==> flow/design.v (excerpt) <==
module HW3_FPMUL_754SP(Clk, Rst, St, FPmplier, FPmcand, Done, Ovf, Unf, FPproduct);
For scale: about 3000 cells after synthesis.
==> flow/config.mk <==
export PLATFORM = sky130hd
export DESIGN_NAME = HW3_FPMUL_754SP
export DESIGN_NICKNAME = HW3_FPMUL_754SP
export VERILOG_FILES = /design/flow/design.v
export SDC_FILE = /design/flow/constraint.sdc
export NUM_CORES = 4
export LEC_CHECK = 0
export ABC_AREA = 1
export CAP_MARGIN = 20
export CELL_PAD_IN_SITES_DETAIL_PLACEMENT = 0
export CELL_PAD_IN_SITES_GLOBAL_PLACEMENT = 2
export CORE_ASPECT_RATIO = 1.12
export CORE_MARGIN = 2
export CORE_UTILIZATION = 58
export CTS_CLUSTER_DIAMETER = 170
export GPL_ROUTABILITY_DRIVEN = 0
export GPL_TIMING_DRIVEN = 0
export HOLD_SLACK_MARGIN = 0.04
export MIN_ROUTING_LAYER = met2
export PLACE_DENSITY = 0.59
export SLEW_MARGIN = 5
==> flow/constraint.sdc <==
create_clock -name core_clock -period 8.6 [get_ports {Clk}]
set_input_delay 1.7200 -clock core_clock [delete_from_list [all_inputs] [get_ports {Clk}]]
set_output_delay 1.7200 -clock core_clock [all_outputs]
set_load 0.01 [all_outputs]
run.sh (not shown) runs the stock make flow with config.mk's settings and CLKGATE_MAP_FILE=.
The baseline never finished: it broke off in 3_1_place_gp_skip_io, error GPL-0301.
Edit:
==> flow/config.mk (replaced) <==
export PLATFORM = sky130hd
export DESIGN_NAME = HW3_FPMUL_754SP
export DESIGN_NICKNAME = HW3_FPMUL_754SP
export VERILOG_FILES = /design/flow/design.v
export SDC_FILE = /design/flow/constraint.sdc
export NUM_CORES = 4
export LEC_CHECK = 0
export ABC_AREA = 1
export CAP_MARGIN = 20
export CORE_MARGIN = 2
export CORE_UTILIZATION = 40
export CTS_CLUSTER_DIAMETER = 170
export SLEW_MARGIN = 20
With this change the flow finished clean.
Area after synthesis does not change.
Die size rose by about 44%.
Synthesized cell count does not change.
Edit:
--- a/flow/config.mk
+++ b/flow/config.mk
@@ -6,8 +6,11 @@
 export NUM_CORES = 4
 export LEC_CHECK = 0
-export ABC_AREA = 1
 export CAP_MARGIN = 20
+export CORE_ASPECT_RATIO = 0.85
 export CORE_MARGIN = 2
 export CORE_UTILIZATION = 40
-export CTS_CLUSTER_DIAMETER = 170
+export CTS_CLUSTER_DIAMETER = 292
+export CTS_CLUSTER_SIZE = 47
+export PLACE_DENSITY_LB_ADDON = 0.0
+export SETUP_SLACK_MARGIN = -0.31
 export SLEW_MARGIN = 20
Effect:
- The changed run finished but failed the layout checks on negative setup slack
- setup slack loses 0.55 ns
- non-clock buffer count goes up by 214
- routed wire length climbs by 13%
- cell area rose by 0.66%
Edit:
==> flow/config.mk (replaced) <==
export PLATFORM = sky130hd
export DESIGN_NAME = HW3_FPMUL_754SP
export DESIGN_NICKNAME = HW3_FPMUL_754SP
export VERILOG_FILES = /design/flow/design.v
export SDC_FILE = /design/flow/constraint.sdc
export NUM_CORES = 4
export LEC_CHECK = 0
export ABC_AREA = 0
export CAP_MARGIN = 20
export CORE_MARGIN = 2
export CORE_UTILIZATION = 72
export CTS_CLUSTER_DIAMETER = 237
export CTS_CLUSTER_SIZE = 38
export PLACE_DENSITY_LB_ADDON = 0.2
export SETUP_SLACK_MARGIN = 2.3
export SLEW_MARGIN = 20
The changed run never finished: it broke off in 5_1_grt.
Synthesized cell count stays the same.
Area after synthesis stays the same.
Die area came out lower by 44%.

* * *

== JK ==
HW3_FPMUL_754SP again, from the RTL that the note above started with.
## HW3_FPMUL_754SP
module HW3_FPMUL_754SP(Clk, Rst, St, FPmplier, FPmcand, Done, Ovf, Unf, FPproduct);
Settings: LEC_CHECK=0, ABC_AREA=0, CAP_MARGIN=35, CELL_PAD_IN_SITES_DETAIL_PLACEMENT=0, CORE_ASPECT_RATIO=1.49, CORE_MARGIN=10, CORE_UTILIZATION=69, CTS_CLUSTER_DIAMETER=201, CTS_CLUSTER_SIZE=98, HOLD_SLACK_MARGIN=0.3, MAX_ROUTING_LAYER=met5, PLACE_DENSITY=0.35, SETUP_SLACK_MARGIN=0.21, SLEW_MARGIN=15, TNS_END_PERCENT=20; clock period 12.4 ns.
The following lists how MS was set up differently from JK:
Settings: CORE_ASPECT_RATIO: 1.49 -> unset; CORE_UTILIZATION: 69 -> 72; CAP_MARGIN: 35 -> 0; SETUP_SLACK_MARGIN: 0.21 -> 1.1; PLACE_DENSITY: 0.35 -> unset; CTS_CLUSTER_DIAMETER: 201 -> 285; HOLD_SLACK_MARGIN: 0.3 -> unset; CORE_MARGIN: 10 -> 2; CTS_CLUSTER_SIZE: 98 -> 34; the clock period (ns, I/O delays scaled along): 12.4 -> 8.4.
## What came out
What ended MS was a tool error in global routing; the run never finished.
Comparing MS against JK, there is no change at all in CTS buffer count.
MS: cell count after placement is 212 higher than what JK reported.
NOTE: die size in MS falls short of that of JK
#### Input delta (AL over MS)
Settings: CTS_CLUSTER_SIZE changed from 34 to 58; SETUP_SLACK_MARGIN changed from 1.1 to 0.45; ABC_AREA changed from 0 to 1.
Results
Between AL and MS, the routability-driven placement congestion ratio is lower for MS. Cmp AL vs MS: area fraction in xor and xnor cells lower in AL. Summary: with MS as the reference, estimated wirelength of the detail-placed design in AL moved down slightly. Against MS, die area in AL came out worse. Across AL and MS, no clean finish was achieved. AL: flow complete, layout not clean; failing: capacitance limit, slew limit. The placeable core region in AL sits 8.7% above the value recorded for MS. Changes observed in AL relative to MS: summed standard-cell area reported by yosys up 7.6%; synthesized cell count up 694; post-synthesis area per instance down about 17%; post-synth net total up about 22%.
--- input diff AL..TR ---
Settings: CELL_PAD_IN_SITES_DETAIL_PLACEMENT removed (was 0); SETUP_SLACK_MARGIN removed (was 0.45); TNS_END_PERCENT removed (was 20); MAX_ROUTING_LAYER removed (was met5); ABC_AREA removed (was 1); CORE_UTILIZATION changed from 72 to 40; CTS_CLUSTER_DIAMETER removed (was 285); CAP_MARGIN changed from 0 to 20; SLEW_MARGIN changed from 15 to 20; CTS_CLUSTER_SIZE removed (was 58); the clock period (ns, I/O delays scaled along) changed from 8.4 to 8.51.
==> results <==
TR ran to completion and came out clean on the timing, DRC and antenna checks. Comparing distinct cell type count after synthesis for AL and TR, the bigger number came from TR. Taking AL as the reference, in TR non-clock buffer count rose by 172; global-route usage fell by 23 points; worst path required time fell by 0.04 ns; final antenna diode count fell by 3. Relative to AL, the setup slack of TR is lower by 0.24 ns. Comparing AL and TR, the higher number of buffers and inverters on the critical path was measured on AL. Looking at first-pass GRT wire length, TR sits below AL. Launching element of the worst setup path: FPmplier[19] -> AL, FPmcand[16] -> TR.
